===== run.sh =====
#!/bin/bash
# the make line also repeats each setting of config.mk as NAME=value (left out here)
make -C /OpenROAD-flow-scripts/flow DESIGN_CONFIG=/design/flow/config.mk WORK_HOME=/design/flow/orfs CLKGATE_MAP_FILE= finish

===== config.mk =====
export PLATFORM = sky130hd
export DESIGN_NAME = kcpsm6
export DESIGN_NICKNAME = kcpsm6
export VERILOG_FILES = /design/flow/design.v
export SDC_FILE = /design/flow/constraint.sdc
export NUM_CORES = 4
export LEC_CHECK = 0
export CAP_MARGIN = 20
export CORE_ASPECT_RATIO = 1.15
export CORE_MARGIN = 2
export CORE_UTILIZATION = 40
export GPL_TIMING_DRIVEN = 0
export MIN_ROUTING_LAYER = met2
export PLACE_DENSITY_LB_ADDON = 0.1
export SLEW_MARGIN = 10

===== design.v =====
`timescale 1ns / 1ps
module FD (output reg Q, input C, input D);
  always @(posedge C) Q <= D;
endmodule
module FDR (output reg Q, input C, input D, input R);
  always @(posedge C) Q <= R ? 1'b0 : D;
endmodule
module FDRE (output reg Q, input C, input CE, input D, input R);
  always @(posedge C)
    if (R) Q <= 1'b0;
    else if (CE) Q <= D;
endmodule
module FDS (output reg Q, input C, input D, input S);
  always @(posedge C) Q <= S ? 1'b1 : D;
endmodule
module LUT6 #(parameter [63:0] INIT = 64'h0)
  (output O, input I0, input I1, input I2, input I3, input I4, input I5);
  assign O = INIT[{I5, I4, I3, I2, I1, I0}];
endmodule
module LUT6_2 #(parameter [63:0] INIT = 64'h0)
  (output O6, output O5, input I0, input I1, input I2, input I3, input I4, input I5);
  assign O6 = INIT[{I5, I4, I3, I2, I1, I0}];
  assign O5 = INIT[{1'b0, I4, I3, I2, I1, I0}];
endmodule
module MUXCY (output O, input CI, input DI, input S);
  assign O = S ? CI : DI;
endmodule
module XORCY (output O, input CI, input LI);
  assign O = CI ^ LI;
endmodule
module RAM32M #(parameter [63:0] INIT_A = 64'h0, parameter [63:0] INIT_B = 64'h0,
                parameter [63:0] INIT_C = 64'h0, parameter [63:0] INIT_D = 64'h0)
  (output [1:0] DOA, output [1:0] DOB, output [1:0] DOC, output [1:0] DOD,
   input [4:0] ADDRA, input [4:0] ADDRB, input [4:0] ADDRC, input [4:0] ADDRD,
   input [1:0] DIA, input [1:0] DIB, input [1:0] DIC, input [1:0] DID,
   input WCLK, input WE);
  reg [1:0] ma [0:31];
  reg [1:0] mb [0:31];
  reg [1:0] mc [0:31];
  reg [1:0] md [0:31];
  always @(posedge WCLK)
    if (WE) begin
      ma[ADDRD] <= DIA;
      mb[ADDRD] <= DIB;
      mc[ADDRD] <= DIC;
      md[ADDRD] <= DID;
    end
  assign DOA = ma[ADDRA];
  assign DOB = mb[ADDRB];
  assign DOC = mc[ADDRC];
  assign DOD = md[ADDRD];
endmodule
module RAM64M #(parameter [63:0] INIT_A = 64'h0, parameter [63:0] INIT_B = 64'h0,
                parameter [63:0] INIT_C = 64'h0, parameter [63:0] INIT_D = 64'h0)
  (output DOA, output DOB, output DOC, output DOD,
   input [5:0] ADDRA, input [5:0] ADDRB, input [5:0] ADDRC, input [5:0] ADDRD,
   input DIA, input DIB, input DIC, input DID,
   input WCLK, input WE);
  reg ma [0:63];
  reg mb [0:63];
  reg mc [0:63];
  reg md [0:63];
  always @(posedge WCLK)
    if (WE) begin
      ma[ADDRD] <= DIA;
      mb[ADDRD] <= DIB;
      mc[ADDRD] <= DIC;
      md[ADDRD] <= DID;
    end
  assign DOA = ma[ADDRA];
  assign DOB = mb[ADDRB];
  assign DOC = mc[ADDRC];
  assign DOD = md[ADDRD];
endmodule
module RAM128X1S #(parameter [127:0] INIT = 128'h0)
  (output O, input A0, input A1, input A2, input A3, input A4, input A5, input A6,
   input D, input WCLK, input WE);
  reg m [0:127];
  wire [6:0] a = {A6, A5, A4, A3, A2, A1, A0};
  always @(posedge WCLK) if (WE) m[a] <= D;
  assign O = m[a];
endmodule
module RAM256X1S #(parameter [255:0] INIT = 256'h0)
  (output O, input [7:0] A, input D, input WCLK, input WE);
  reg m [0:255];
  always @(posedge WCLK) if (WE) m[A] <= D;
  assign O = m[A];
endmodule
`timescale 1ps/1ps
module kcpsm6 (address, instruction, bram_enable, in_port, out_port, port_id, write_strobe, k_write_strobe, read_strobe, interrupt, interrupt_ack, sleep, reset, clk) ;
parameter [7:0] 	hwbuild = 8'h00 ;
parameter [11:0] 	interrupt_vector = 12'h3FF ;
parameter integer scratch_pad_memory_size = 64 ;   
output [11:0]	address ;
input	 [17:0]    	instruction ;
output		bram_enable ;
input	 [7:0]	in_port ;
output [7:0]	out_port ;
output [7:0]	port_id ;
output		write_strobe ;
output		k_write_strobe ;
output		read_strobe ;
input			interrupt ;
output		interrupt_ack ;
input			sleep ;
input			reset ;
input			clk ;
wire	[2:1]		t_state_value ;
wire	[2:1]		t_state ;
wire 			run_value ;
wire              run ;
wire  		internal_reset_value ;
wire 			internal_reset ;
wire 			sync_sleep ;
wire 			int_enable_type ;
wire 			interrupt_enable_value ;
wire			interrupt_enable ;
wire			sync_interrupt ;
wire 			active_interrupt_value ;
wire 			active_interrupt ;
wire	[2:0]		arith_logical_sel ;
wire			arith_carry_in ;
wire			arith_carry_value ;
wire			arith_carry ;
wire 	[7:0]		half_arith_logical ;
wire 	[7:0]		logical_carry_mask ;
wire 	[7:0]		carry_arith_logical ;
wire 	[7:0]		arith_logical_value ;
wire 	[7:0]		arith_logical_result ;
wire 	[7:0]		shift_rotate_value ;
wire 	[7:0]		shift_rotate_result ;
wire			shift_in_bit ;
wire 	[7:0]		alu_result ;
wire 	[1:0]		alu_mux_sel_value ;
wire 	[1:0]		alu_mux_sel ;
wire			strobe_type ;
wire 			write_strobe_value ;
wire 			k_write_strobe_value ;
wire			read_strobe_value ;
wire			flag_enable_type ;
wire			flag_enable_value ;
wire			flag_enable ; 
wire			lower_parity ;
wire			lower_parity_sel ;
wire			carry_lower_parity ;
wire 			upper_parity ;
wire			parity ;
wire			shift_carry_value ;
wire			shift_carry ;
wire			carry_flag_value ;
wire			carry_flag ;
wire 			use_zero_flag_value ;
wire			use_zero_flag ;
wire 			drive_carry_in_zero ;
wire          	carry_in_zero ;
wire             	lower_zero ;
wire         	lower_zero_sel ;
wire       		carry_lower_zero ;
wire           	middle_zero ;
wire        	middle_zero_sel ;
wire      		carry_middle_zero ;
wire         	upper_zero_sel ;
wire        	zero_flag_value ;
wire              zero_flag ;
wire       		spm_enable_value ;
wire             	spm_enable ;
wire 	[7:0]		spm_ram_data ;
wire 	[7:0]		spm_data  ;
wire           	regbank_type ;
wire             	bank_value ;
wire              bank ;
wire          	loadstar_type ;
wire         	sx_addr4_value ;
wire   		register_enable_type ;
wire  		register_enable_value ;
wire        	register_enable ;
wire 	[4:0]		sx_addr ;
wire 	[4:0]		sy_addr ;
wire 	[7:0]		sx ;
wire 	[7:0]		sy ;
wire 	[7:0]		sy_or_kk ;
wire       		pc_move_is_valid ;
wire              move_type ;
wire           	returni_type ;
wire 	[2:0]		pc_mode ;
wire 	[11:0]	register_vector ;
wire 	[11:0]	half_pc ;
wire 	[10:0]	carry_pc ;
wire 	[11:0]	pc_value ;
wire 	[11:0]	pc ;
wire 	[11:0]	pc_vector ;
wire             	push_stack ;
wire              pop_stack ;
wire 	[11:0]	stack_memory ;
wire 	[11:0]	return_vector ;
wire       		stack_carry_flag ;
wire      		shadow_carry_flag ;
wire        	stack_zero_flag ;
wire      		shadow_zero_value ;
wire       		shadow_zero_flag ;
wire             	stack_bank ;
wire            	shadow_bank ;
wire              stack_bit ;
wire            	special_bit ;
wire 	[4:0]		half_pointer_value ;
wire 	[4:0]		feed_pointer_value ;
wire 	[4:0]		stack_pointer_carry ;
wire 	[4:0]		stack_pointer_value ;
wire 	[4:0]		stack_pointer ;
LUT6_2 #(
	.INIT	(64'hFFFFF55500000EEE))
reset_lut( 
	.I0 	(run),
	.I1 	(internal_reset),
	.I2 	(stack_pointer_carry[4]),
	.I3 	(t_state[2]),
	.I4 	(reset),
	.I5 	(1'b1),
	.O5 	(run_value),
	.O6 	(internal_reset_value));
FD run_flop (  
	.D 	(run_value),
	.Q 	(run),
	.C 	(clk));
FD internal_reset_flop(
	.D	(internal_reset_value),
	.Q	(internal_reset),
	.C	(clk));
FD sync_sleep_flop(
	.D 	(sleep),
	.Q 	(sync_sleep),
	.C 	(clk));
LUT6_2 #(
	.INIT    (64'h0083000B00C4004C))
t_state_lut( 
	.I0     (t_state[1]),
	.I1     (t_state[2]),
	.I2     (sync_sleep),
	.I3     (internal_reset),
	.I4     (special_bit),
	.I5     (1'b1),
	.O5     (t_state_value[1]),
	.O6     (t_state_value[2]));
FD t_state1_flop (  
	.D      (t_state_value[1]),
	.Q      (t_state[1]),
	.C      (clk));
FD t_state2_flop (  
	.D      (t_state_value[2]),
	.Q      (t_state[2]),
	.C      (clk));
LUT6_2 #(
	.INIT	(64'h0010000000000800))
int_enable_type_lut( 
	.I0     (instruction[13]),
	.I1     (instruction[14]),
	.I2     (instruction[15]),
	.I3     (instruction[16]),
	.I4     (instruction[17]),
	.I5     (1'b1),
	.O5     (loadstar_type),
	.O6     (int_enable_type)) ;
LUT6 #(
	.INIT    (64'h000000000000CAAA))
interrupt_enable_lut( 
	.I0     (interrupt_enable),
	.I1     (instruction[0]),
	.I2     (int_enable_type),
	.I3     (t_state[1]),
	.I4     (active_interrupt),
	.I5     (internal_reset),
	.O      (interrupt_enable_value));                     
FD interrupt_enable_flop (  
	.D      (interrupt_enable_value),
	.Q      (interrupt_enable),
	.C      (clk));
FD sync_interrupt_flop (  
	.D      (interrupt),
	.Q      (sync_interrupt),
	.C      (clk));
LUT6_2 # (
	.INIT    (64'hCC33FF0080808080))
active_interrupt_lut( 
	.I0     (interrupt_enable),
	.I1     (t_state[2]),
	.I2     (sync_interrupt),
	.I3     (bank),
	.I4     (loadstar_type),
	.I5     (1'b1),
	.O5     (active_interrupt_value), 
	.O6     (sx_addr4_value));
FD active_interrupt_flop (  
	.D      (active_interrupt_value),
	.Q      (active_interrupt),
	.C      (clk));
FD interrupt_ack_flop (  
	.D      (active_interrupt),
	.Q      (interrupt_ack),
	.C      (clk));
LUT6 #(
	.INIT    (64'h5A3CFFFF00000000))
pc_move_is_valid_lut( 
	.I0     (carry_flag),
	.I1     (zero_flag),
	.I2     (instruction[14]),
	.I3     (instruction[15]),
	.I4     (instruction[16]),
	.I5     (instruction[17]),
	.O      (pc_move_is_valid)) ;
LUT6_2 # (
	.INIT    (64'h7777027700000200))
move_type_lut( 
	.I0     (instruction[12]),
	.I1     (instruction[13]),
	.I2     (instruction[14]),
	.I3     (instruction[15]),
	.I4     (instruction[16]),
	.I5     (1'b1),
	.O5     (returni_type),
	.O6     (move_type)) ;
LUT6_2 # (
	.INIT    (64'h0000F000000023FF))
pc_mode1_lut( 
	.I0     (instruction[12]),
	.I1     (returni_type),
	.I2     (move_type),
	.I3     (pc_move_is_valid),
	.I4     (active_interrupt),
	.I5     (1'b1),
	.O5     (pc_mode[0]),
	.O6     (pc_mode[1])) ;
LUT6 # (
	.INIT    (64'hFFFFFFFF00040000))
pc_mode2_lut( 
	.I0     (instruction[12]),
	.I1     (instruction[14]),
	.I2     (instruction[15]),
	.I3     (instruction[16]),
	.I4     (instruction[17]),
	.I5     (active_interrupt),
	.O      (pc_mode[2])) ;
LUT6_2 # (
	.INIT    (64'hFFFF100000002000))
push_pop_lut( 
	.I0     (instruction[12]),
	.I1     (instruction[13]),
	.I2     (move_type),
	.I3     (pc_move_is_valid),
	.I4     (active_interrupt),
	.I5     (1'b1),
	.O5     (pop_stack),
	.O6     (push_stack)) ;
LUT6_2 #(
	.INIT    (64'h03CA000004200000))
alu_decode0_lut( 
	.I0     (instruction[13]),
	.I1     (instruction[14]),
	.I2     (instruction[15]),
	.I3     (instruction[16]),
	.I4     (1'b1),
	.I5     (1'b1),
	.O5     (alu_mux_sel_value[0]),
	.O6     (arith_logical_sel[0])) ;
FD alu_mux_sel0_flop(  
	.D      (alu_mux_sel_value[0]),
	.Q      (alu_mux_sel[0]),
	.C      (clk)) ;
LUT6_2 #(
	.INIT    (64'h7708000000000F00))
alu_decode1_lut( 
	.I0     (carry_flag),
	.I1     (instruction[13]),
	.I2     (instruction[14]),
	.I3     (instruction[15]),
	.I4     (instruction[16]),
	.I5     (1'b1),
	.O5     (alu_mux_sel_value[1]),
	.O6     (arith_carry_in)) ;                     
FD alu_mux_sel1_flop (  
	.D      (alu_mux_sel_value[1]),
	.Q      (alu_mux_sel[1]),
	.C      (clk)) ;
LUT6_2 # (
	.INIT    (64'hD000000002000000))
alu_decode2_lut( 
	.I0     (instruction[14]),
	.I1     (instruction[15]),
	.I2     (instruction[16]),
	.I3     (1'b1),
	.I4     (1'b1),
	.I5     (1'b1),
	.O5     (arith_logical_sel[1]),
	.O6     (arith_logical_sel[2])) ;
LUT6_2 # (
	.INIT    (64'h00013F3F0010F7CE))
register_enable_type_lut( 
	.I0     (instruction[13]),
	.I1     (instruction[14]),
	.I2     (instruction[15]),
	.I3     (instruction[16]),
	.I4     (instruction[17]),
	.I5     (1'b1),
	.O5     (flag_enable_type),
	.O6     (register_enable_type)) ;
LUT6_2 # (
	.INIT    (64'hC0CC0000A0AA0000))
register_enable_lut( 
	.I0     (flag_enable_type),
	.I1     (register_enable_type),
	.I2     (instruction[12]),
	.I3     (instruction[17]),
	.I4     (t_state[1]),
	.I5     (1'b1),
	.O5     (flag_enable_value),
	.O6     (register_enable_value)) ;
FDR flag_enable_flop (  
	.D      (flag_enable_value),
	.Q      (flag_enable),
	.R      (active_interrupt),
	.C      (clk)) ;
FDR register_enable_flop (  
	.D      (register_enable_value),
	.Q      (register_enable),
	.R      (active_interrupt),
	.C      (clk)) ;
LUT6_2 # (
	.INIT    (64'h8000000020000000))
spm_enable_lut( 
	.I0     (instruction[13]),
	.I1     (instruction[14]),
	.I2     (instruction[17]),
	.I3     (strobe_type),
	.I4     (t_state[1]),
	.I5     (1'b1),
	.O5     (k_write_strobe_value),
	.O6     (spm_enable_value)) ;
FDR k_write_strobe_flop (  
	.D      (k_write_strobe_value),
	.Q      (k_write_strobe),
	.R      (active_interrupt),
	.C      (clk)) ;
FDR spm_enable_flop (  
	.D      (spm_enable_value),
	.Q      (spm_enable),
	.R      (active_interrupt),
	.C      (clk)) ;
LUT6_2 # (
	.INIT    (64'h4000000001000000))
read_strobe_lut( 
	.I0     (instruction[13]),
	.I1     (instruction[14]),
	.I2     (instruction[17]),
	.I3     (strobe_type),
	.I4     (t_state[1]),
	.I5     (1'b1),
	.O5     (read_strobe_value),
	.O6     (write_strobe_value)) ;
FDR write_strobe_flop (  
	.D      (write_strobe_value),
	.Q      (write_strobe),
	.R      (active_interrupt),
	.C      (clk)) ;
FDR read_strobe_flop (  
	.D      (read_strobe_value),
	.Q      (read_strobe),
	.R      (active_interrupt),
	.C      (clk)) ;
LUT6 # (
	.INIT    (64'h0080020000000000))
regbank_type_lut( 
	.I0     (instruction[12]),
	.I1     (instruction[13]),
	.I2     (instruction[14]),
	.I3     (instruction[15]),
	.I4     (instruction[16]),
	.I5     (instruction[17]),
	.O      (regbank_type)) ;
LUT6 # (
	.INIT    (64'hACACFF00FF00FF00))
bank_lut( 
	.I0     (instruction[0]),
	.I1     (shadow_bank),
	.I2     (instruction[16]),
	.I3     (bank),
	.I4     (regbank_type),
	.I5     (t_state[1]),
	.O      (bank_value)) ;                     
FDR bank_flop (  
	.D      (bank_value),
	.Q      (bank),
	.R      (internal_reset),
	.C      (clk)) ;
FD sx_addr4_flop (  
	.D      (sx_addr4_value),
	.Q      (sx_addr[4]),
	.C      (clk)) ;
assign sx_addr[3:0] = instruction[11:8] ;
assign sy_addr = {bank, instruction[7:4]} ;
XORCY arith_carry_xorcy ( 
	.LI 	(1'b0),
	.CI 	(carry_arith_logical[7]),
	.O      (arith_carry_value)) ;
FD arith_carry_flop (  
	.D      (arith_carry_value),
	.Q      (arith_carry),
	.C      (clk)) ;
LUT6_2 # (
	.INIT    (64'h0000000087780000))
lower_parity_lut( 
	.I0     (instruction[13]),
	.I1     (carry_flag),
	.I2     (arith_logical_result[0]),
	.I3     (arith_logical_result[1]),
	.I4     (1'b1),
	.I5     (1'b1),
	.O5     (lower_parity),
	.O6     (lower_parity_sel)) ;  
MUXCY parity_muxcy ( 
	.DI	(lower_parity),
	.CI	(1'b0),                     
	.S	(lower_parity_sel),
	.O      (carry_lower_parity)) ;
LUT6 #(
	.INIT    (64'h6996966996696996))
upper_parity_lut( 
	.I0     (arith_logical_result[2]),
	.I1     (arith_logical_result[3]),
	.I2     (arith_logical_result[4]),
	.I3     (arith_logical_result[5]),
	.I4     (arith_logical_result[6]),
	.I5     (arith_logical_result[7]),
	.O      (upper_parity)) ;                     
XORCY parity_xorcy( 
	.LI	(upper_parity),
        .CI	(carry_lower_parity),
	.O      (parity)) ;
LUT6 #(
	.INIT    (64'hFFFFAACCF0F0F0F0))
shift_carry_lut( 
	.I0     (sx[0]),
	.I1     (sx[7]),
	.I2     (shadow_carry_flag),
	.I3     (instruction[3]),
	.I4     (instruction[7]),
	.I5     (instruction[16]),
	.O      (shift_carry_value)) ;                     
FD shift_carry_flop(  
	.D      (shift_carry_value),
	.Q      (shift_carry),
	.C      (clk)) ;
LUT6_2 #(
	.INIT    (64'h3333AACCF0AA0000))
carry_flag_lut( 
	.I0     (shift_carry),
	.I1     (arith_carry),
	.I2     (parity),
	.I3     (instruction[14]),
	.I4     (instruction[15]),
	.I5     (instruction[16]),
	.O5     (drive_carry_in_zero),
	.O6     (carry_flag_value)) ;  
FDRE carry_flag_flop(  
	.D      (carry_flag_value),
	.Q      (carry_flag),
       	.CE     (flag_enable),
	.R      (internal_reset),
	.C      (clk)) ;
MUXCY init_zero_muxcy( 
	.DI	(drive_carry_in_zero),
	.CI	(1'b0),
	.S	(carry_flag_value),
	.O      (carry_in_zero)) ;
LUT6_2 # (
	.INIT    (64'hA280000000F000F0))
use_zero_flag_lut( 
	.I0     (instruction[13]),
	.I1     (instruction[14]),
	.I2     (instruction[15]),
	.I3     (instruction[16]),
	.I4     (1'b1),
	.I5     (1'b1),
	.O5     (strobe_type),
	.O6     (use_zero_flag_value)) ;                     
FD use_zero_flag_flop(  
	.D      (use_zero_flag_value),
	.Q      (use_zero_flag),
	.C      (clk)) ;
LUT6_2 #(
	.INIT    (64'h0000000000000001))
lower_zero_lut( 
	.I0     (alu_result[0]),
	.I1     (alu_result[1]),
	.I2     (alu_result[2]),
	.I3     (alu_result[3]),
	.I4     (alu_result[4]),
	.I5     (1'b1),
	.O5     (lower_zero),
	.O6     (lower_zero_sel)) ;                     
MUXCY lower_zero_muxcy( 
	.DI	(lower_zero),
	.CI	(carry_in_zero),
	.S	(lower_zero_sel),
	.O      (carry_lower_zero)) ;
LUT6_2 # (
	.INIT    (64'h0000000D00000000))
middle_zero_lut( 
	.I0     (use_zero_flag),
	.I1     (zero_flag),
	.I2     (alu_result[5]),
	.I3     (alu_result[6]),
	.I4     (alu_result[7]),
	.I5     (1'b1),
	.O5     (middle_zero),
	.O6     (middle_zero_sel)) ;                     
MUXCY middle_zero_muxcy( 
	.DI	(middle_zero),
	.CI	(carry_lower_zero),                     
	.S 	(middle_zero_sel),
  	.O      (carry_middle_zero)) ;
LUT6 #(
	.INIT    (64'hFBFF000000000000))
upper_zero_lut( 
	.I0     (instruction[14]),
	.I1     (instruction[15]),
	.I2     (instruction[16]),
	.I3     (1'b1),
	.I4     (1'b1),
	.I5     (1'b1),
	.O      (upper_zero_sel)) ;                     
MUXCY upper_zero_muxcy( 
	.DI	(shadow_zero_flag),
	.CI	(carry_middle_zero),                    
	.S	(upper_zero_sel),
	.O      (zero_flag_value)) ;
FDRE zero_flag_flop(  
	.D      (zero_flag_value),
	.Q      (zero_flag),
	.CE     (flag_enable),
	.R      (internal_reset),
	.C      (clk)) ;
assign register_vector = {sx[3:0], sy} ;
genvar i ;
generate
for (i = 0 ; i <= 11 ; i = i+1)
begin : address_loop
parameter [7:0] id4 = 8'h30 + i/4 ;
parameter [7:0] id8 = 8'h30 + i/8 ;
parameter [7:0] ip4d8 = 8'h30 + (i+4)/8 ;	  
FD return_vector_flop(  
	.D      (stack_memory[i]),
	.Q      (return_vector[i]),
	.C      (clk));
if (i % 2 == 0) begin: output_data
LUT6_2 #(
	.INIT   (64'hFF00F0F0CCCCAAAA))
pc_vector_mux_lut( 
	.I0     (instruction[i]),
	.I1     (return_vector[i]),
	.I2     (instruction[i+1]),
	.I3     (return_vector[i+1]),
	.I4     (instruction[12]),
	.I5     (1'b1),
	.O5     (pc_vector[i]),
	.O6     (pc_vector[i+1]));
end  
FDRE pc_flop(  
	.D      (pc_value[i]),
	.Q      (pc[i]),
	.R      (internal_reset),
	.CE     (t_state[1]),
	.C      (clk));
if (i == 0) begin: lsb_pc
if (interrupt_vector[i] == 1'b0) begin: low_int_vector
LUT6 #(
	.INIT    (64'h00AA000033CC0F00))
pc_lut( 
	.I0     (register_vector[i]),
	.I1     (pc_vector[i]),
	.I2     (pc[i]),
	.I3     (pc_mode[0]),
	.I4     (pc_mode[1]),
	.I5     (pc_mode[2]), 
	.O      (half_pc[i]));
end  
if (interrupt_vector[i] == 1'b1) begin: high_int_vector
LUT6 #(
	.INIT    (64'h00AA00FF33CC0F00))
pc_lut( 
	.I0     (register_vector[i]),
	.I1     (pc_vector[i]),
	.I2     (pc[i]),
	.I3     (pc_mode[0]),
	.I4     (pc_mode[1]),
	.I5     (pc_mode[2]), 
	.O      (half_pc[i]));
end  
XORCY pc_xorcy( 
	.LI	(half_pc[i]),
	.CI	(1'b0),
	.O      (pc_value[i]));
MUXCY pc_muxcy( 
	.DI 	(pc_mode[0]),
	.CI 	(1'b0),
	.S	(half_pc[i]),
        .O      (carry_pc[i]));
end  
if (i > 0) begin : upper_pc
if (interrupt_vector[i] == 1'b0) begin: low_int_vector
LUT6 #(
	.INIT    (64'h00AA0000CCCCF000))
pc_lut( 
	.I0     (register_vector[i]),
	.I1     (pc_vector[i]),
	.I2     (pc[i]),
	.I3     (pc_mode[0]),
	.I4     (pc_mode[1]),
	.I5     (pc_mode[2]), 
	.O      (half_pc[i]));
end  
if (interrupt_vector[i] == 1'b1) begin: high_int_vector
LUT6 #(
	.INIT    (64'h00AA00FFCCCCF000))
pc_lut( 
	.I0     (register_vector[i]),
	.I1     (pc_vector[i]),
	.I2     (pc[i]),
	.I3     (pc_mode[0]),
	.I4     (pc_mode[1]),
	.I5     (pc_mode[2]), 
	.O      (half_pc[i]));
end  
XORCY pc_xorcy( 
	.LI	(half_pc[i]),
	.CI	(carry_pc[i-1]),
	.O      (pc_value[i]));
if (i < 11) begin: mid_pc
MUXCY pc_muxcy( 
	.DI 	(1'b0),
	.CI 	(carry_pc[i-1]),
	.S 	(half_pc[i]),
	.O     	(carry_pc[i]));
end  
end  
end  
endgenerate
FD shadow_carry_flag_flop(  
	.D      (stack_carry_flag),
	.Q      (shadow_carry_flag),
	.C      (clk)) ;
FD stack_zero_flop(  
	.D      (stack_zero_flag),
	.Q      (shadow_zero_value),
	.C      (clk)) ;
FD shadow_zero_flag_flop(  
	.D      (shadow_zero_value),
	.Q      (shadow_zero_flag),
	.C      (clk)) ;
FD shadow_bank_flop(  
	.D      (stack_bank),
	.Q      (shadow_bank),
	.C      (clk)) ;
FD stack_bit_flop(  
	.D      (stack_bit),
	.Q      (special_bit),
	.C      (clk)) ;
RAM32M #(
	.INIT_A	(64'h0000000000000000), 
	.INIT_B	(64'h0000000000000000), 
	.INIT_C (64'h0000000000000000), 
	.INIT_D (64'h0000000000000000)) 
stack_ram_low ( 
	.DOA	({stack_zero_flag, stack_carry_flag}), 
	.DOB	({stack_bit, stack_bank}),
	.DOC    (stack_memory[1:0]), 
	.DOD    (stack_memory[3:2]),
	.ADDRA	(stack_pointer[4:0]), 
	.ADDRB	(stack_pointer[4:0]), 
	.ADDRC  (stack_pointer[4:0]), 
	.ADDRD  (stack_pointer[4:0]),
	.DIA	({zero_flag, carry_flag}), 
	.DIB	({run, bank}),
	.DIC    (pc[1:0]),
	.DID    (pc[3:2]),
	.WE 	(t_state[1]), 
	.WCLK	(clk));
RAM32M #(
	.INIT_A	(64'h0000000000000000), 
	.INIT_B	(64'h0000000000000000), 
	.INIT_C	(64'h0000000000000000), 
	.INIT_D	(64'h0000000000000000)) 
stack_ram_high(    
	.DOA	(stack_memory[5:4]), 
	.DOB	(stack_memory[7:6]),
	.DOC   	(stack_memory[9:8]),
	.DOD   	(stack_memory[11:10]),
	.ADDRA 	(stack_pointer[4:0]), 
	.ADDRB 	(stack_pointer[4:0]), 
	.ADDRC  (stack_pointer[4:0]), 
	.ADDRD  (stack_pointer[4:0]),
	.DIA    (pc[5:4]),
	.DIB    (pc[7:6]),
	.DIC    (pc[9:8]),
	.DID    (pc[11:10]),
	.WE 	(t_state[1]),  
	.WCLK 	(clk));
generate
for (i = 0 ; i <= 4 ; i = i+1)
begin : stack_loop
parameter [7:0]	id4 = 8'h30 + i/4 ;
if (i == 0) begin: lsb_stack
FDR pointer_flop(  
	.D      (stack_pointer_value[i]),
	.Q      (stack_pointer[i]),
	.R      (internal_reset),
	.C      (clk)) ;
LUT6_2 #(
	.INIT    (64'h001529AAAAAAAAAA))
stack_pointer_lut( 
	.I0     (stack_pointer[i]),
	.I1     (pop_stack),
	.I2     (push_stack),
	.I3     (t_state[1]),
	.I4     (t_state[2]),
	.I5     (1'b1), 
	.O5     (feed_pointer_value[i]),
	.O6     (half_pointer_value[i]));
XORCY stack_xorcy( 
	.LI 	(half_pointer_value[i]),
	.CI 	(1'b0),
	.O      (stack_pointer_value[i]));
MUXCY stack_muxcy( 
	.DI	(feed_pointer_value[i]),
	.CI	(1'b0),
	.S 	(half_pointer_value[i]),
	.O      (stack_pointer_carry[i]));
end  
if (i > 0) begin: upper_stack
FDR pointer_flop(  
	.D      (stack_pointer_value[i]),
	.Q      (stack_pointer[i]),
	.R      (internal_reset),
	.C      (clk)) ;
LUT6_2 #(
	.INIT    (64'h002A252AAAAAAAAA))
stack_pointer_lut( 
	.I0     (stack_pointer[i]),
	.I1     (pop_stack),
	.I2     (push_stack),
	.I3     (t_state[1]),
	.I4     (t_state[2]),
	.I5     (1'b1), 
	.O5     (feed_pointer_value[i]),
	.O6     (half_pointer_value[i]));
XORCY stack_xorcy( 
	.LI 	(half_pointer_value[i]),
	.CI 	(stack_pointer_carry[i-1]),
	.O      (stack_pointer_value[i]));
MUXCY stack_muxcy( 
	.DI 	(feed_pointer_value[i]),
	.CI 	(stack_pointer_carry[i-1]),
	.S 	(half_pointer_value[i]),
	.O      (stack_pointer_carry[i]));
end  
end  
endgenerate
generate
for (i = 0 ; i <= 7 ; i = i+1)
begin : data_path_loop
parameter [7:0]	id1 = 8'h30 + i ;
parameter [7:0]	id2 = 8'h30 + i/2 ;
parameter [7:0]	id4 = 8'h30 + i/4 ;
if (i % 2 == 0) begin: output_data
LUT6_2 #(
	.INIT    (64'hFF00F0F0CCCCAAAA))
sy_kk_mux_lut( 
	.I0     (sy[i]),
	.I1     (instruction[i]),
	.I2     (sy[i+1]),
	.I3     (instruction[i+1]),
	.I4     (instruction[12]),
	.I5     (1'b1),
	.O5     (sy_or_kk[i]),
	.O6     (sy_or_kk[i+1]));
end  
if (i % 2 == 0) begin: second_operand
LUT6_2 #(
	.INIT    (64'hFF00F0F0CCCCAAAA))
out_port_lut( 
	.I0     (sx[i]),
	.I1     (instruction[i+4]),
	.I2     (sx[i+1]),
	.I3     (instruction[i+5]),
	.I4     (instruction[13]),
	.I5     (1'b1),
	.O5     (out_port[i]),
	.O6     (out_port[i+1]));
end  
LUT6_2 #(
	.INIT    (64'h69696E8ACCCC0000))
arith_logical_lut( 
	.I0     (sy_or_kk[i]),
	.I1     (sx[i]),
	.I2     (arith_logical_sel[0]),
	.I3     (arith_logical_sel[1]),
	.I4     (arith_logical_sel[2]),
	.I5     (1'b1),
	.O5     (logical_carry_mask[i]),
	.O6     (half_arith_logical[i]));
FD arith_logical_flop( 
	.D      (arith_logical_value[i]),
	.Q      (arith_logical_result[i]),
	.C      (clk)) ;
if (i == 0) begin: lsb_arith_logical
MUXCY arith_logical_muxcy( 
	.DI 	(logical_carry_mask[i]),
	.CI 	(arith_carry_in),
	.S 	(half_arith_logical[i]),
	.O      (carry_arith_logical[i]));
XORCY arith_logical_xorcy( 
	.LI 	(half_arith_logical[i]),
	.CI 	(arith_carry_in),
	.O      (arith_logical_value[i]));
end  
if (i > 0) begin: upper_arith_logical
MUXCY arith_logical_muxcy( 
	.DI 	(logical_carry_mask[i]),
	.CI 	(carry_arith_logical[i-1]),
	.S 	(half_arith_logical[i]),
	.O      (carry_arith_logical[i]));
XORCY arith_logical_xorcy( 
	.LI 	(half_arith_logical[i]),
	.CI 	(carry_arith_logical[i-1]),
	.O      (arith_logical_value[i]));
end  
if (hwbuild[i] == 1'b0) begin: low_hwbuild 
FDR shift_rotate_flop( 
	.D      (shift_rotate_value[i]),
	.Q      (shift_rotate_result[i]),
	.R      (instruction[7]),
	.C      (clk)) ;
end  
if (hwbuild[i] == 1'b1) begin: high_hwbuild 
FDS shift_rotate_flop( 
	.D      (shift_rotate_value[i]),
	.Q      (shift_rotate_result[i]),
	.S 	(instruction[7]),
	.C      (clk)) ;
end  
if (i == 0) begin: lsb_shift_rotate
LUT6 #(
	.INIT    (64'hBFBC8F8CB3B08380))
shift_bit_lut( 
	.I0     (instruction[0]),
	.I1     (instruction[1]),
	.I2     (instruction[2]),
	.I3     (carry_flag),
	.I4     (sx[0]),
	.I5     (sx[7]),
	.O      (shift_in_bit));
LUT6_2 #(
	.INIT    (64'hFF00F0F0CCCCAAAA))
shift_rotate_lut( 
	.I0     (shift_in_bit),
	.I1     (sx[i+1]),
	.I2     (sx[i]),
	.I3     (sx[i+2]),
	.I4     (instruction[3]),
	.I5     (1'b1),
	.O5     (shift_rotate_value[i]),
	.O6     (shift_rotate_value[i+1]));
end  
if (i == 2 || i == 4) begin: mid_shift_rotate
LUT6_2 #(
	.INIT    (64'hFF00F0F0CCCCAAAA))
shift_rotate_lut( 
	.I0     (sx[i-1]),
	.I1     (sx[i+1]),
	.I2     (sx[i]),
	.I3     (sx[i+2]),
	.I4     (instruction[3]),
	.I5     (1'b1),
	.O5     (shift_rotate_value[i]),
	.O6     (shift_rotate_value[i+1]));
end  
if (i == 6) begin: msb_shift_rotate
LUT6_2 #(
	.INIT    (64'hFF00F0F0CCCCAAAA))
shift_rotate_lut( 
	.I0     (sx[i-1]),
	.I1     (sx[i+1]),
	.I2     (sx[i]),
	.I3     (shift_in_bit),
	.I4     (instruction[3]),
	.I5     (1'b1),
	.O5     (shift_rotate_value[i]),
	.O6     (shift_rotate_value[i+1]));
end  
LUT6 #(
	.INIT    (64'hFF00F0F0CCCCAAAA))
alu_mux_lut( 
	.I0     (arith_logical_result[i]),
	.I1     (shift_rotate_result[i]),
	.I2     (in_port[i]),
	.I3     (spm_data[i]),
	.I4     (alu_mux_sel[0]),
	.I5     (alu_mux_sel[1]),
	.O      (alu_result[i]));
if (scratch_pad_memory_size == 64) begin : small_spm
FD spm_flop( 
	.D      (spm_ram_data[i]),
	.Q      (spm_data[i]),
	.C      (clk)) ;
if (i == 0 || i == 4) begin: small_spm_ram
RAM64M #( 
	.INIT_A	(64'h0000000000000000),
	.INIT_B	(64'h0000000000000000),
	.INIT_C	(64'h0000000000000000),
	.INIT_D	(64'h0000000000000000)) 
spm_ram(   
	.DOA 	(spm_ram_data[i]),
	.DOB 	(spm_ram_data[i+1]),
	.DOC    (spm_ram_data[i+2]),
	.DOD    (spm_ram_data[i+3]),
	.ADDRA 	(sy_or_kk[5:0]),
	.ADDRB 	(sy_or_kk[5:0]),
	.ADDRC  (sy_or_kk[5:0]),
	.ADDRD  (sy_or_kk[5:0]),
	.DIA 	(sx[i]),
	.DIB 	(sx[i+1]),
	.DIC    (sx[i+2]),
	.DID    (sx[i+3]),
	.WE 	(spm_enable),
	.WCLK 	(clk));
end  
end  
if (scratch_pad_memory_size == 128) begin : medium_spm
RAM128X1S  #(
	.INIT	(128'h00000000000000000000000000000000))
spm_ram(       
	.D      (sx[i]),
	.WE 	(spm_enable),
	.WCLK 	(clk),
	.A0 	(sy_or_kk[0]),
	.A1 	(sy_or_kk[1]),
	.A2 	(sy_or_kk[2]),
	.A3 	(sy_or_kk[3]),
	.A4 	(sy_or_kk[4]),
	.A5 	(sy_or_kk[5]),
	.A6 	(sy_or_kk[6]),
	.O      (spm_ram_data[i]));
FD spm_flop( 
	.D      (spm_ram_data[i]),
	.Q      (spm_data[i]),
	.C      (clk)) ;
end  
if (scratch_pad_memory_size == 256) begin : large_spm
RAM256X1S #(
	.INIT	(256'h0000000000000000000000000000000000000000000000000000000000000000))
spm_ram (       
	.D      (sx[i]),
	.WE 	(spm_enable),
	.WCLK 	(clk),
	.A 	(sy_or_kk),
	.O      (spm_ram_data[i]));
FD spm_flop( 
	.D      (spm_ram_data[i]),
	.Q      (spm_data[i]),
	.C      (clk)) ;
end  
end  
endgenerate
RAM32M #(
	.INIT_A	(64'h0000000000000000), 
	.INIT_B	(64'h0000000000000000), 
	.INIT_C (64'h0000000000000000), 
	.INIT_D (64'h0000000000000000)) 
lower_reg_banks(    
	.DOA 	(sy[1:0]), 
	.DOB 	(sx[1:0]),
	.DOC    (sy[3:2]),
	.DOD    (sx[3:2]),
	.ADDRA 	(sy_addr), 
	.ADDRB 	(sx_addr), 
	.ADDRC  (sy_addr), 
	.ADDRD  (sx_addr), 
	.DIA 	(alu_result[1:0]),
	.DIB 	(alu_result[1:0]),
	.DIC    (alu_result[3:2]),
	.DID    (alu_result[3:2]),
	.WE 	(register_enable), 
	.WCLK	(clk));
RAM32M #(
	.INIT_A	(64'h0000000000000000), 
	.INIT_B	(64'h0000000000000000), 
	.INIT_C (64'h0000000000000000),  
	.INIT_D (64'h0000000000000000)) 
upper_reg_banks(    
	.DOA 	(sy[5:4]), 
	.DOB 	(sx[5:4]),
	.DOC    (sy[7:6]),
	.DOD    (sx[7:6]),
	.ADDRA 	(sy_addr),
	.ADDRB 	(sx_addr),
	.ADDRC  (sy_addr), 
	.ADDRD  (sx_addr), 
	.DIA 	(alu_result[5:4]),
	.DIB 	(alu_result[5:4]),
	.DIC    (alu_result[7:6]),
	.DID    (alu_result[7:6]),
	.WE 	(register_enable), 
	.WCLK	(clk));
assign address = pc;
assign bram_enable = t_state[2];
assign port_id = sy_or_kk;
endmodule

===== constraint.sdc =====
create_clock -name core_clock -period 9.0 [get_ports {clk}]
set_input_delay 1.8000 -clock core_clock [delete_from_list [all_inputs] [get_ports {clk}]]
set_output_delay 1.8000 -clock core_clock [all_outputs]
set_load 0.01 [all_outputs]

==> summary.txt, run 1 <==
Implementation results

Counting stages on the worst path, the most repeated cell is buf_4. The count of nets left with antenna violations after detail routing is 0. Per the synth stats, the proportion of register bits with asynchronous set or reset is 0%. The chip area line of the yosys report is between 0.05 and 0.06 sq mm. After synthesis the cells add up to approximately 0.056 sq mm. The overall track demand over capacity in global routing is 42.2%. The setup slack of the most critical reg-to-reg path is between 0.8 and 0.9 ns. The script reports the combined buffer and inverter count of the critical path as 9. The number of placed cells counting well taps is between 5000 and 6000.

In this run the power spent charging and discharging nets is between 0.003 and 0.004 W. The first global-routing pass estimated 279000 microns of wire. The largest voltage drop on the vdd net is about 0.21 mV.

Looking at the group totals, the largest power group turns out to be sequential cells. Buffers inserted during clock tree synthesis total between 100 and 150. The number of hold buffers added after cts is 0.

The most frequently used library cell after synthesis is edfxtp_1. The switching part of the total is 25.1%. The commonest cells after synthesis are 1280 x edfxtp_1, 249 x mux4_2, 233 x nor2_1, 228 x a22oi_1, 153 x mux2i_1. The mean routed wirelength per cell is ~37 microns.

The stage logs contain a warning count of 37. The number of antenna violations at the first check in global routing is 6. The kind of start point of the critical path is an input pin. The launch point of the worst hold path is stack_zero_flop.Q.

The synthesized-area fraction occupied by ao, oa, aoi and oai cells is 6.89%. The critical-path cell with the highest stage delay is or4_4. Per the run summary, max-cap violations total 0. In this run the critical path is formed by clkdlybuf4s50_1 > buf_4 > nor2_1 > buf_2 > a22oi_1 > a21oi_1 > or4_4 > o21ai_4 > buf_4 > buf_4 > buf_4 > buf_2 > buf_4 > clkdlybuf4s50_1. The core region is 0.139 sq mm. The power density over the cells is about 220 mW/mm^2.

For the worst flop-to-flop path, the logic depth is 21. The required time at the worst-slack endpoint is between 7 and 8 ns. The number of cells on the worst hold path is listed as 0. The clock latency on the worst-skew pair is between 0.8 and 0.9 ns. The critical path's top delay family is buffers and inverters.

Setup repair after global routing left no endpoint under its margin. The number of optimization iterations in the first detailed-route pass is 10. According to the I/O placement log, the pin count is ~63. The type recorded for the worst min-delay path is reg2reg. The level count of the clock H-tree is 4. The flop and latch count out of synthesis is roughly 1400. The total power consumption of the routed design is between 0.01 and 0.015 W. The number of library cell types mapped by synthesis is 79. Measured along the y axis, the die boundary spans between 400 and 500 microns. The time the final worst path needs with I/O delays and setup is ~9.1 ns. Sequential cells were found to cover between 70% and 80% of the synthesized design area. The top cell type's share of synthesized area is 68.7%. The run finished, with violations left. Per the finish-stage timing summary, setup violations number 2. Summing the areas of all xor and xnor instances in the mapped netlist gives less than 1% of the synthesized area.

Across all layers, the routed design uses 43333 vias. The endpoint kind of the worst setup timing path is an output pin. The logic depth of the worst path, buffers included is 14. The flow reports power dissipated in combinational cells as approximately 0.0014 W. The initial standard-cell utilization of the core is between 40% and 50%. Warnings reported by Yosys during synthesis add up to 5. The cell type with the highest aggregate area in the netlist is edfxtp_1. After legalization and detailed placement, the total HPWL measured approximately 140000 microns. The main area contributors are edfxtp_1 69%, mux4_2 10%, a22oi_1 3.1%.

The clock network accounts for a little over two fifths of the total power. The worst hold slack after final layout is around 0.34 ns. The number of remaining DRC errors is 0.

The synthesized instance count is ~3200. Internal power comes to about 0.011 W. The buffer_ports step reported a buffer count of between 50 and 60.

The startpoint identified for the worst register-to-register timing path is bank_flop.Q. For this run, the slowest stage of the critical path takes 0.63 ns. The final instance count without filler cells is 5533. The weighted congestion reported at the end of routability-driven placement is roughly 1.0. Entering global routing, the biggest net connects 42 pins. Between clock sinks in the finished design, the worst skew comes to roughly 0.033 ns. The final worst setup slack is -0.0742 ns. The cell at the root of the clock tree is clkbuf_16. Failing layout checks were recorded as negative setup slack. The maximum clock frequency is roughly 0.11 GHz. The static leakage is approximately 22 nW. The cell count in the Yosys report is roughly 3200.

The number of global-route vias before repair is slightly below 50000. The worst setup path is of the in2out kind. The capture point of the critical path was reported as port_id[2]. The power report attributes to the sequential group a share of approximately half. The adder-cell share of the synthesized area is 0.671%. The slew at the pin closest to its max-slew limit is about 1.2 ns. The overall die width is 353 microns. The number of design-rule violations left by the first detailed-router iteration is 9864. The largest family of logic cells by area is multiplexers.

TritonCTS built the clock tree. For the worst setup path, the data arrival time is roughly 7.3 ns. Hold analysis lists the worst path endpoint as shadow_zero_flag_flop.Q. The simple-gate portion of the synthesized area is between 4 and 5%. The largest buffer count on any clock path is 3.

For this run, the share of the core covered by cells in the final layout is between 40 and 50%. The power drawn by the clock network is ~0.0062 W. After detailed routing, the total wire length is around 210000 microns. For reference, the post-synthesis area per instance comes to 17.4 sq um. The number of nets in the synthesized netlist is around 3300. The biggest fanout along the worst timing path is 12.

The detailed-route vias per instance is 7.83. The post-synth tally of flip-flops with integrated enable is 1280. The clock-pin transition on the worst setup and hold timing paths is ~0.060 ns. The worst path uses 101% of the clock period. The number of placement rows is around 150. The number of clock sinks seen by CTS is ~1400.

The worst setup path startpoint is instruction[5]. The worst pin sits at a relative slew slack of between 10% and 20%. Per the final report, max-transition violations number 0. Global routing finished with a remaining overflow of 0. The area of the die is about 0.14 sq mm. After the last flow step, the layout net total stands at 3597. The synthesis report names the predominant flop master as edfxtp_1.

Of the post-synthesis cell area, the part taken by muxes is 13.2%. The layout overhead on the synthesized area is 17.2%. The power consumed by sequential cells is between 0.007 and 0.008 W. The final timing report lists a hold violation count of 0. The fraction of power consumed by combinational cells is a little under a tenth.

The worst flop-to-flop path endpoint is arith_carry_flop.Q.
==> cell type report <==
type | count | area, sq um
repair buffers | 184 | 2270
multi-input cells | 1582 | 14700
clock buffers | 180 | 3870
inverters | 24 | 90.1
flip-flops and latches | 1362 | 40100
plain buffers | 237 | 1250
well taps | 1862 | 2330
diodes | 17 | 42.5
clock inverters | 85 | 915
fillers | 11982 | 73700
==> per-stage QoR <==
stage / setup TNS (ns) / cell area (sq um) / worst slack [ns]
2_1_floorplan: 0 / 55900 / 0.00748
3_3_place_gp: -772.34 / 58800 / -8.63
3_5_place_dp: -0.716 / 60500 / -0.342
4_1_cts: 0 / 65300 / 0.247
5_1_grt: 0 / 65500 / 0.0612
6_report: -0.0849 / 65500 / -0.0742
==> per-layer routing <==
metal | GRT usage (%) | routed length [microns] | vias to the layer above | part of all wire, %
met5 | 18.9 | 3020 | - | 1.5
met3 | 55.4 | 85900 | 1622 | 42
met1 | - | 0 | 14026 | 0
li1 | - | - | 13694 | -
met2 | 49.4 | 98500 | 13883 | 48
met4 | 9.90 | 18000 | 108 | 8.8
==> repair_timing <==
| item | in CTS | in global routing |
|---|---|---|
| endpoints found under the setup margin | 3 | 3 |
| cloned | 0 | 0 |
| hold endpoints to repair | 0 | 0 |
| buffers inserted | 1 | 0 |
| resized | 3 | 2 |
| pin swaps | 1 | 0 |
==> inputs of run 2 (changes only) <==
CORE_ASPECT_RATIO = not set   (was 1.15)
GPL_TIMING_DRIVEN = not set   (was 0)
MIN_ROUTING_LAYER = not set   (was met2)
PLACE_DENSITY = 0.6   (was not set)
PLACE_DENSITY_LB_ADDON = not set   (was 0.1)
SLEW_MARGIN = 20   (was 10)
clock period = 7.84 ns   (was 9.0 ns; I/O delays follow)
==> summary.txt, run 2 <==
Implementation results

The total internal power is 0.0123 W (+12%). The number of optimization iterations in the first detailed-route pass is 6 (-4). The number of library cell types mapped by synthesis came to 79 (unchanged). The setup slack of the most critical reg-to-reg path is 2.67 ns (+1.86 ns).

The number of hold buffers added after cts is 0 (unchanged). The tightest min-delay check is of the reg2reg type. The cell type that accounts for the most area after synthesis is edfxtp_1. The cell depth of the worst hold path is 0 (unchanged). The main flop type after synthesis is edfxtp_1. The power share of the sequential group is 50.8% (+2.4 points). The number of cells on the worst reg-to-reg path is 10 (-52%). The run finished with no timing, DRC or antenna violations.

The final max-slew violation count is 0 (unchanged). The mean instance size in the synthesized netlist is 17.4 sq um (unchanged). The post-synthesis share of cell area spent on xor and xnor gates came to 0.391% (unchanged).

The area of the die is 0.143 sq mm (about the same). The clock latency on the worst-skew pair came to 0.81 ns (-0.02 ns). The number of clock sinks seen by CTS is 1362 (unchanged). The clock-pin transition on the worst setup and hold timing paths is 0.06 ns (about the same). The flop and latch count out of synthesis is 1362 (unchanged). The level count of the clock H-tree is 4 (unchanged). The number of remaining DRC errors came to 0 (unchanged). The weighted congestion reported at the end of routability-driven placement is 0.937 (-9.4%). The power drawn by the clock network came to 0.00667 W (+7.6%). The launch point of the worst hold path is stack_zero_flop.Q. The number of inserted filler cells in the final layout came to 11959 (-0.19%). The time the final worst path needs with I/O delays and setup is between 6 and 7 ns.

The kind of start point of the critical path is an input pin. The worst slew margin relative to its limit is 29.6% (+13 points). The largest buffer count on any clock path was 3 (unchanged).

Yosys attributes the largest share of cell area to edfxtp_1 69%, mux4_2 10%, a22oi_1 3.1%. The portion of the post-synthesis area used by sequential elements is 71.6% (unchanged). The clock share of power is 41.4% (-0.9 points). Setup repair after global routing left no endpoint under its margin. The worst path buffer plus inverter count is 3 (-6). The pin count of the biggest net entering global routing is 84 (+100%). The number of antenna violations at the first check in global routing is 8 (+2). The post-synthesis async set-or-reset flop share was 0% (unchanged). The largest voltage drop on the vdd net is 0.170 mV (-18%). The end point of the most critical hold path is shadow_zero_flag_flop.Q. The top power consumer group is sequential cells.

The final net count was 3390 (-5.8%). The switching power of the nets is 0.00383 W (+3.9%). The adder-cell share of the synthesized area came to 0.671% (unchanged). Looking at the setup timing report, the critical path kind is in2out. The overall track demand over capacity in global routing is 21.9% (-20 points). TritonCTS built the clock tree.

The worst setup path startpoint is instruction[4]. The required time at the worst-slack endpoint is 6.27 ns (-0.93 ns). The arrival time of the worst setup path is 5.22 ns (-2.05 ns). The worst clock skew is 0.0689 ns (+0.0362 ns). The delay contributed by the slowest stage of the critical path is 0.86 ns (+0.23 ns). The initial standard-cell utilization of the core is 40.2% (about the same). The post-synthesis instance total came to 3206 (unchanged). The total area of sequential cells is 0.0401 sq mm (about the same).

The cell count in the Yosys report was 3206 (unchanged). The final worst-path cycle share was 86.6% (-14 points). The biggest fanout along the worst timing path was 67 (+55). The total negative setup slack is 0 ns (+0.0849 ns). The switching part of the total is 23.8% (-1.3 points). The number of placed cells counting well taps came to 5059 (-3.3%). The library cell with the highest instance count after synthesis is edfxtp_1. For the worst reg-to-reg path, the startpoint reported by OpenROAD is bank_flop.Q. The chip area line of the yosys report came to 0.0559 sq mm (unchanged). The number of design-rule violations left by the first detailed-router iteration is 3980 (-60%). The power drawn by the combinational cells is 0.00126 W (-8%).

The count of buffers from port buffering was 62 (+19%). The number of global-route vias before repair is 30940 (-37%). The area of the multi-input gates came to 0.0147 sq mm (-0.18%). The mean routed wirelength per cell is 29.5 microns (-21%). The area fraction in mux cells is 13.2% (unchanged). The setup-violating endpoint count in the final report was 0 (-2). The number of nets at floorplan is 3266 (unchanged). The layout overhead on the synthesized area is 13.8%.

The power density over the cells is 253 mW/mm^2 (+13%). The area of the core is 0.139 sq mm (about the same). The number of placement rows is 137 (-6.8%). The number of violations of the max-capacitance limit came to 0 (unchanged). The number of setup buffers added after CTS was 0 (-1). The critical path's top delay family is buffers and inverters. The cell at the root of the clock tree is clkbuf_16. The static leakage is 21.0 nW (-3.6%). The area of the mapped netlist was 0.0559 sq mm (unchanged). The detailed-route vias per instance is 5.98 (-24%). The count of nets left with antenna violations after detail routing was 0 (unchanged). The overall die width is 378 microns (+7.2%). The top cell type's share of synthesized area is 68.7% (unchanged).

The number of buffers inserted during clock tree synthesis was 145 (-0.68%). The final instance count without filler cells was 5318 (-3.9%). The final wirelength is 157000 microns (-24%). The number of warnings the tools reported was 37 (unchanged). The critical path goes through buf_6 > buf_4 > mux2i_1 > a22oi_1 > a21oi_1 > nor4_1 > mux2_2 > clkdlybuf4s50_1. The overall overflow remaining after global route is 0 (unchanged). The slew at the pin closest to its max-slew limit came to 1.05 ns (-0.195 ns). Timing would allow up to between 0.1 and 0.15 GHz.

The top-level port count came to 63 (unchanged). The wire length of the first global-routing pass is 226000 microns (-19%). The final HPWL from detailed placement came to 99500 microns (-28%). The post-synth tally of flip-flops with integrated enable is 1280 (unchanged). The logic depth of the worst path, buffers included is 8 (-6).

The total antenna diodes in the routed design came to 0 (-17). The power consumed by sequential cells came to 0.00817 W (+15%). The final hold violation count is 0 (unchanged).

The simple-gate portion of the synthesized area is 4.80% (unchanged). The largest family of logic cells by area is multiplexers. The synthesized-area fraction occupied by ao, oa, aoi and oai cells is 6.89% (unchanged). The number of resized instances in the post-cts repair step is 0 (-3).

The routed via count is 31796 (-27%). The critical-path cell with the highest stage delay is clkdlybuf4s50_1. The worst setup path is captured at an output pin. The fraction of power consumed by combinational cells is 7.8% (-1.5 points). The count of warnings emitted by yosys is 5 (unchanged).

The most critical setup path has its endpoint at port_id[1]. The vertical die size was 378 microns (-6.7%). Ranked by instance count, the synthesized netlist is headed by 1280 x edfxtp_1, 249 x mux4_2, 233 x nor2_1, 228 x a22oi_1, 153 x mux2i_1.
[run 2: layer usage]
metal  wire, microns  vias to the layer above  track usage, %
met5              34                        -               0
met1           65600                    16512            31.5
met4            4470                        4            6.68
met3           15300                      252            5.08
li1                -                    13322               -
met2           71400                     1706            33.1
[run 2: metrics by stage]
| stage | worst slack [ns] | hold WS, ns | cell area [sq um] | utilization [%] | total power [W] |
|---|---|---|---|---|---|
| global placement | 0.982 | 0.321 | 59000 | 42.4 | 0.00957 |
| CTS | 1.12 | 0.349 | 63600 | 45.7 | 0.0162 |
| global route | 0.906 | 0.355 | 63700 | 45.7 | 0.0166 |
| finish | 1.05 | 0.344 | 63700 | 45.7 | 0.0161 |
| floorplan | 0.491 | 0.310 | 56000 | - | 0.00907 |
| detailed placement | 0.745 | 0.335 | 59000 | 42.4 | 0.00958 |
[run 2: cell type report]
cell class,count,share of cell area [%]
Sequential cell,1362,63.0
Multi-Input combinational cell,1582,23.0
Clock buffer,181,6.03
Tap cell,1876,3.69
Timing Repair Buffer,215,2.86
Clock inverter,78,1.28
Inverter,24,0.149
==> inputs of run 3 (changes only) <==
CELL_PAD_IN_SITES_DETAIL_PLACEMENT = 1   (was not set)
CELL_PAD_IN_SITES_GLOBAL_PLACEMENT = 2   (was not set)
CORE_ASPECT_RATIO = 1.15   (was not set)
CTS_CLUSTER_SIZE = 19   (was not set)
GPL_TIMING_DRIVEN = 0   (was not set)
HOLD_SLACK_MARGIN = 0.03   (was not set)
MIN_ROUTING_LAYER = met2   (was not set)
PLACE_DENSITY = not set   (was 0.6)
PLACE_DENSITY_LB_ADDON = 0.1   (was not set)
SLEW_MARGIN = 10   (was 20)
TNS_END_PERCENT = 25   (was not set)
clock period = 9.0 ns   (was 7.84 ns; I/O delays follow)
==> summary.txt, run 3 <==
Implementation results

The run finished, with violations left. The checks that failed: negative setup slack. The final max-slew violation count is 0 (unchanged).

The area fraction in mux cells came to 13.2% (unchanged). The total area of sequential cells is 0.0401 sq mm (about the same). The number of buffers inserted during clock tree synthesis is 147 (+1.4%).

The power drawn by the combinational cells came to 0.00135 W (+7%). The endpoint kind of the worst setup timing path is an output pin. The number of placed cells counting well taps is 5224 (+3.3%). The final hold violation count was 0 (unchanged).

The end point of the most critical hold path is shadow_zero_flag_flop.Q. The number of violations of the max-capacitance limit was 0 (unchanged). The switching power of the nets is 0.00371 W (-3.0%). The worst hold slack after final layout came to 0.330 ns (-0.0137 ns).

The TritonCTS clock tree is yes. The launch point of the worst hold path is stack_zero_flop.Q. The area of the core came to 0.139 sq mm (about the same).

The overall die width is 353 microns (-6.7%). The total negative setup slack is -0.121 ns (-0.121 ns). The final HPWL from detailed placement was 140000 microns (+40%). The worst slew margin relative to its limit is 11.5% (-18 points). The final net count was 3591 (+5.9%). The delay contributed by the slowest stage of the critical path is 0.81 ns (-0.05 ns). The vertical die size came to 405 microns (+7.2%). The detailed-route vias per instance is 7.86 (+32%). The worst flop-to-flop path endpoint is data_path_loop[7].arith_logical_flop.Q. The kind of critical path is in2out. The simple-gate portion of the synthesized area was 4.80% (unchanged). The cell depth of the worst hold path is 0 (unchanged). The power share of the sequential group is 49.3% (-1.5 points). The number of optimization iterations in the first detailed-route pass is 9 (+3). Among all stages on the critical path, the largest delay is contributed by clkbuf_1.

The weighted congestion reported at the end of routability-driven placement came to 1.02 (+9.1%). The required time at the worst-slack endpoint is 7.20 ns (+0.93 ns). The count of buffers from port buffering is 52 (-16%). The report lists the cells along the critical path as clkbuf_1 > clkbuf_1 > clkbuf_1 > clkbuf_1 > mux4_2 > a22oi_1 > nand4_1 > mux2_2 > buf_4 > clkdlybuf4s50_1. After synthesis, the most frequently instantiated cells are 1280 x edfxtp_1, 249 x mux4_2, 233 x nor2_1, 228 x a22oi_1, 153 x mux2i_1. The area of the multi-input gates is 0.0147 sq mm (+0.22%). The mean instance size in the synthesized netlist is 17.4 sq um (unchanged). The number of remaining DRC errors is 0 (unchanged).

The adder-cell share of the synthesized area came to 0.671% (unchanged). The wire length of the first global-routing pass is 284000 microns (+26%). The worst path buffer plus inverter count is 6 (+3). The number of nets at floorplan was 3266 (unchanged).

The clock share of power came to 41.4% (about the same). The number of setup buffers added after CTS is 0 (unchanged). The post-synthesis share of cell area spent on xor and xnor gates was 0.391% (unchanged). The number of warnings the tools reported is 39 (+5.4%). The logic depth of the worst path, buffers included is 10 (+2). The worst path in the final design needs a cycle of about 9.1 ns, including I/O delays and setup. The chip area line of the yosys report was 0.0559 sq mm (unchanged). The mean routed wirelength per cell is 37.2 microns (+26%). The total internal power is 0.0107 W (-13%). The fraction of power consumed by combinational cells was 9.4% (+1.6 points). The area of the mapped netlist was 0.0559 sq mm (unchanged).

The number of antenna violations at the first check in global routing came to 6 (-2). By instance count, the leading cell after synthesis is edfxtp_1. In this build the clock could be raised as far as about 0.11 GHz.

The biggest fanout along the worst timing path is 10 (-85%). The biggest area contributor in the post-synthesis netlist is edfxtp_1. The flop and latch count out of synthesis is 1362 (unchanged). The slew at the pin closest to its max-slew limit is 1.33 ns (+0.274 ns). The number of clock sinks seen by CTS is 1362 (unchanged). The pin count of the biggest net entering global routing is 51 (-39%). The overall overflow remaining after global route came to 0 (unchanged). The type of the worst min-delay path is reg2reg.

Among the stages of the critical path, the cell type that occurs most often is clkbuf_1. The top-level port count came to 63 (unchanged). The post-synthesis instance total is 3206 (unchanged).

The synthesized-area fraction occupied by ao, oa, aoi and oai cells is 6.89% (unchanged). The post-synthesis async set-or-reset flop share is 0% (unchanged). Setup repair after global routing could not meet its margin everywhere. The level count of the clock H-tree is 4 (unchanged). The setup slack of the most critical reg-to-reg path is 0.72 ns (-1.95 ns). The number of placement rows is 147 (+7.3%).

The top power consumer group is sequential cells. The number of global-route vias before repair is 50315 (+63%). The synthesis report names the predominant flop master as edfxtp_1.

The worst setup slack before clock tree synthesis is -0.0413 ns (-0.786 ns). The cell count in the Yosys report is 3206 (unchanged). The arrival time of the worst setup path is 7.29 ns (+2.07 ns). The switching part of the total is 25.7% (+1.9 points). The largest family of logic cells by area is multiplexers. The area of the die is 0.143 sq mm (about the same). The power consumed by sequential cells is 0.00711 W (-13%). The setup-violating endpoint count in the final report came to 2 (+2).

The final worst-path cycle share is 101% (+14 points). The portion of the post-synthesis area used by sequential elements is 71.6% (unchanged). Sorting the synthesized cells by area gives the leading types as edfxtp_1 69%, mux4_2 10%, a22oi_1 3.1%. The launch point of the worst reg-to-reg path is bank_flop.Q. The post-synth tally of flip-flops with integrated enable is 1280 (unchanged).

The count of warnings emitted by yosys came to 5 (unchanged). The final worst setup slack is -0.0934 ns (-1.15 ns). The power density over the cells came to 221 mW/mm^2 (-12%).

The initial standard-cell utilization of the core is 40.2% (about the same). The total power consumption of the routed design is 0.0144 W (-10%). The number of library cell types mapped by synthesis is 79 (unchanged). The final instance count without filler cells came to 5541 (+4.2%). The critical path's top delay family is buffers and inverters. The overall track demand over capacity in global routing is 42.6% (+21 points).

The routed via count came to 43570 (+37%). STA classifies the critical path startpoint as an input pin. The largest buffer count on any clock path came to 3 (unchanged).

The number of design-rule violations left by the first detailed-router iteration is 10301 (+160%). The top cell type's share of synthesized area is 68.7% (unchanged). The clock latency on the worst-skew pair is 0.83 ns (+0.02 ns). The number of cells on the worst reg-to-reg path is 21 (+11). The cell at the root of the clock tree is clkbuf_16.

The power drawn by the clock network is 0.00598 W (-10%). The static leakage is 21.6 nW (+3.0%). The largest voltage drop on the vdd net is 0.228 mV (+35%). The number of hold buffers added after cts came to 0 (unchanged). The count of nets left with antenna violations after detail routing is 0 (unchanged). The capturing instance or port of the critical path is out_port[5]. The clock-pin transition on the worst setup and hold timing paths came to 0.06 ns (about the same).

The worst setup path startpoint is instruction[9]. The worst clock skew was 0.0301 ns (-0.0388 ns). The layout overhead on the synthesized area is 16.6%. The final wirelength came to 206000 microns (+32%). The number of inserted filler cells in the final layout was 13176 (+10%).
[run 3: through the flow]
step,utilization (%),area (sq um)
after floorplan,-,55900
after global placement,42.2,58800
after detailed placement,43.3,60300
after CTS,46.6,64900
after global routing,46.8,65200
final,46.8,65200
[run 3: area by class of cell]
class                           instances  share of cell area, %
Sequential cell                      1362                   61.5
Multi-Input combinational cell       1582                   22.5
Clock buffer                          181                   5.90
Tap cell                             1862                   3.57
Timing Repair Buffer                  176                   3.21
Buffer                                238                   1.94
Clock inverter                         83                   1.13
Inverter                               24                  0.138
Antenna cell                           33                  0.127
[run 3: timing repair]
item	4_1_cts	5_1_grt
pin swaps	0	0
resized	1	7
cloned	0	0
endpoints found under the setup margin	1	3
[run 3: layer usage]
layer | vias to the layer above | GRT usage [%] | share of wire, %
met5 | - | 19.7 | 1.5
met1 | 14015 | - | 0
met4 | 87 | 8.85 | 9.2
met2 | 14178 | 52.6 | 50
met3 | 1610 | 52.8 | 40
li1 | 13680 | - | -
==> inputs of run 4 (changes only) <==
ABC_AREA = 1   (was not set)
CAP_MARGIN = 30   (was 20)
CELL_PAD_IN_SITES_DETAIL_PLACEMENT = not set   (was 1)
CELL_PAD_IN_SITES_GLOBAL_PLACEMENT = not set   (was 2)
CORE_ASPECT_RATIO = not set   (was 1.15)
CORE_UTILIZATION = 70   (was 40)
CTS_CLUSTER_SIZE = 50   (was 19)
GPL_TIMING_DRIVEN = 1   (was 0)
HOLD_SLACK_MARGIN = not set   (was 0.03)
MIN_ROUTING_LAYER = not set   (was met2)
PLACE_DENSITY_LB_ADDON = 0.0   (was 0.1)
SETUP_SLACK_MARGIN = 1.4   (was not set)
SLEW_MARGIN = 20   (was 10)
TNS_END_PERCENT = not set   (was 25)
clock period = 5.49 ns   (was 9.0 ns; I/O delays follow)
==> summary.txt, run 4 <==
Implementation results

The flow ran to the end and the layout has no timing, DRC or antenna violations. The setup slack of the most critical reg-to-reg path was 1.60 ns (+0.88 ns). For hold timing, the worst endpoint is shadow_zero_flag_flop.Q. The number of placement rows is 103 (-30%). On the critical path, the stage with the largest delay is an instance of a221oi_4. The worst setup path startpoint is instruction[8].

For reference, the top cells by area after synthesis are edfxtp_1 70%, a22oi_1 5.2%, nand2_1 4.5%. The area of the multi-input gates is 0.0143 sq mm (-2.7%). The routed via count is 39239 (-9.9%). The number of buffers inserted during clock tree synthesis was 134 (-8.8%).

The required time at the worst-slack endpoint is 4.39 ns (-2.81 ns). The top-level port count is 63 (unchanged). The portion of the post-synthesis area used by sequential elements is 72.6% (+0.93 points). The final net count is 4559 (+27%).

Counting stages on the worst path, the most repeated cell is buf_16. The worst hold slack after final layout is 0.341 ns (+0.0110 ns). The clock share of power was 39.5% (-1.9 points). The count of buffers from port buffering is 62 (+19%). The largest buffer count on any clock path is 3 (unchanged). The switching part of the total is 23.8% (-2.0 points).

The launch point of the worst reg-to-reg path is zero_flag_flop.Q. The power consumed by sequential cells was 0.0116 W (+63%). The weighted congestion reported at the end of routability-driven placement is 0.973 (-4.9%). The final worst-path cycle share is 77.9% (-23 points). The logic depth of the worst path, buffers included came to 10 (unchanged). The arrival time of the worst setup path is 3.18 ns (-4.11 ns).

The initial standard-cell utilization of the core is 70.4% (+30 points). The cell depth of the worst hold path was 0 (unchanged). The worst flop-to-flop path endpoint is address_loop[11].pc_flop.Q. edfxtp_1 takes more of the synthesized area than any other cell. The final hold violation count is 0 (unchanged).

Yosys shows that the main logic family after synthesis is AND-OR/OR-AND gates. Among cell families on the critical path, the largest total delay comes from AND-OR/OR-AND gates. The post-synthesis share of cell area spent on xor and xnor gates is 0.285% (-0.11 points). The endpoint kind of the worst setup timing path is an output pin. The vertical die size is 285 microns (-30%). The final HPWL from detailed placement came to 97300 microns (-30%). The synthesized-area fraction occupied by ao, oa, aoi and oai cells was 12.5% (+5.6 points). The delay contributed by the slowest stage of the critical path is 0.49 ns (-0.32 ns). The post-synthesis async set-or-reset flop share is 0% (unchanged). The number of design-rule violations left by the first detailed-router iteration is 6727 (-35%).

The total negative setup slack came to 0 ns (+0.121 ns). According to the timing report, the critical path is captured at out_port[3]. The largest voltage drop on the vdd net came to 0.369 mV (+62%). The power share of the sequential group was 51.3% (+2.0 points). The count of warnings emitted by yosys is 5 (unchanged). The area fraction in mux cells is 0% (-13 points). The static leakage is 22.3 nW (+3.3%). The biggest fanout along the worst timing path is 16 (+6).

The clock latency on the worst-skew pair is 0.75 ns (-0.08 ns). The setup-violating endpoint count in the final report was 0 (-2). The worst hold path belongs to the class reg2reg. The main flop type after synthesis is edfxtp_1. The total internal power is 0.0173 W (+61%). The power drawn by the combinational cells came to 0.00209 W (+55%).

The number of antenna violations at the first check in global routing was 8 (+2). The worst clock skew is 0.0316 ns (+0.00147 ns). Looking at the setup timing report, the critical path kind is in2out. For this run, the top clock speed supported by timing is around 0.23 GHz. The cell count in the Yosys report came to 4201 (+31%). The overall overflow remaining after global route came to 0 (unchanged). The post-synthesis instance total is 4201 (+31%).

In the synthesized netlist, the cells that appear most often are 1280 x edfxtp_1, 662 x nand2_1, 381 x a22oi_1, 303 x nor2_1, 214 x a21oi_1. The adder-cell share of the synthesized area is 0.680% (+0.0087 points). The total area of sequential cells was 0.0401 sq mm (about the same). The top cell type's share of synthesized area was 69.6% (+0.89 points). The count of nets left with antenna violations after detail routing came to 0 (unchanged). The power density over the cells is 350 mW/mm^2 (+58%). The overall die width is 285 microns (-19%). The number of clock sinks seen by CTS is 1362 (unchanged). The final wirelength is 167000 microns (-19%).
-- run 4: cell type report --
type	instances	share of cell area, %
Antenna cell	4	0.0154
Clock buffer	178	5.68
Clock inverter	59	0.932
Inverter	172	1.17
Multi-Input combinational cell	2412	22.0
Sequential cell	1362	61.8
Tap cell	1050	2.03
Timing Repair Buffer	415	6.29
Timing Repair inverter	2	0.0270
-- run 4: metrics by stage --
stage	setup WS, ns	power (W)	cell area, sq um	utilization (%)
after global placement	0.214	0.0136	58300	74.3
after detailed placement	0.130	0.0136	58300	74.3
after floorplan	1.22	0.0129	55700	-
final	1.21	0.0227	64800	82.6
after CTS	1.27	0.0225	63900	81.4
after global routing	1.25	0.0232	64800	82.6
-- run 4: routing by layer --
layer,global-route usage (%),vias up,wire length (microns)
met5,0,-,149
met4,17.7,12,9170
met3,10.8,705,23300
met2,62.4,3222,76800
met1,54.7,18849,57500
li1,-,16451,-
-- run 4: what timing repair did --
item	4_1_cts	5_1_grt
gates resized	198	120
setup buffers	49	52
pin swaps	38	59
cloned	13	2
hold buffers	0	0
endpoints found under the setup margin	71	89
No activity file was given, so power comes from the tool's default toggle rates.
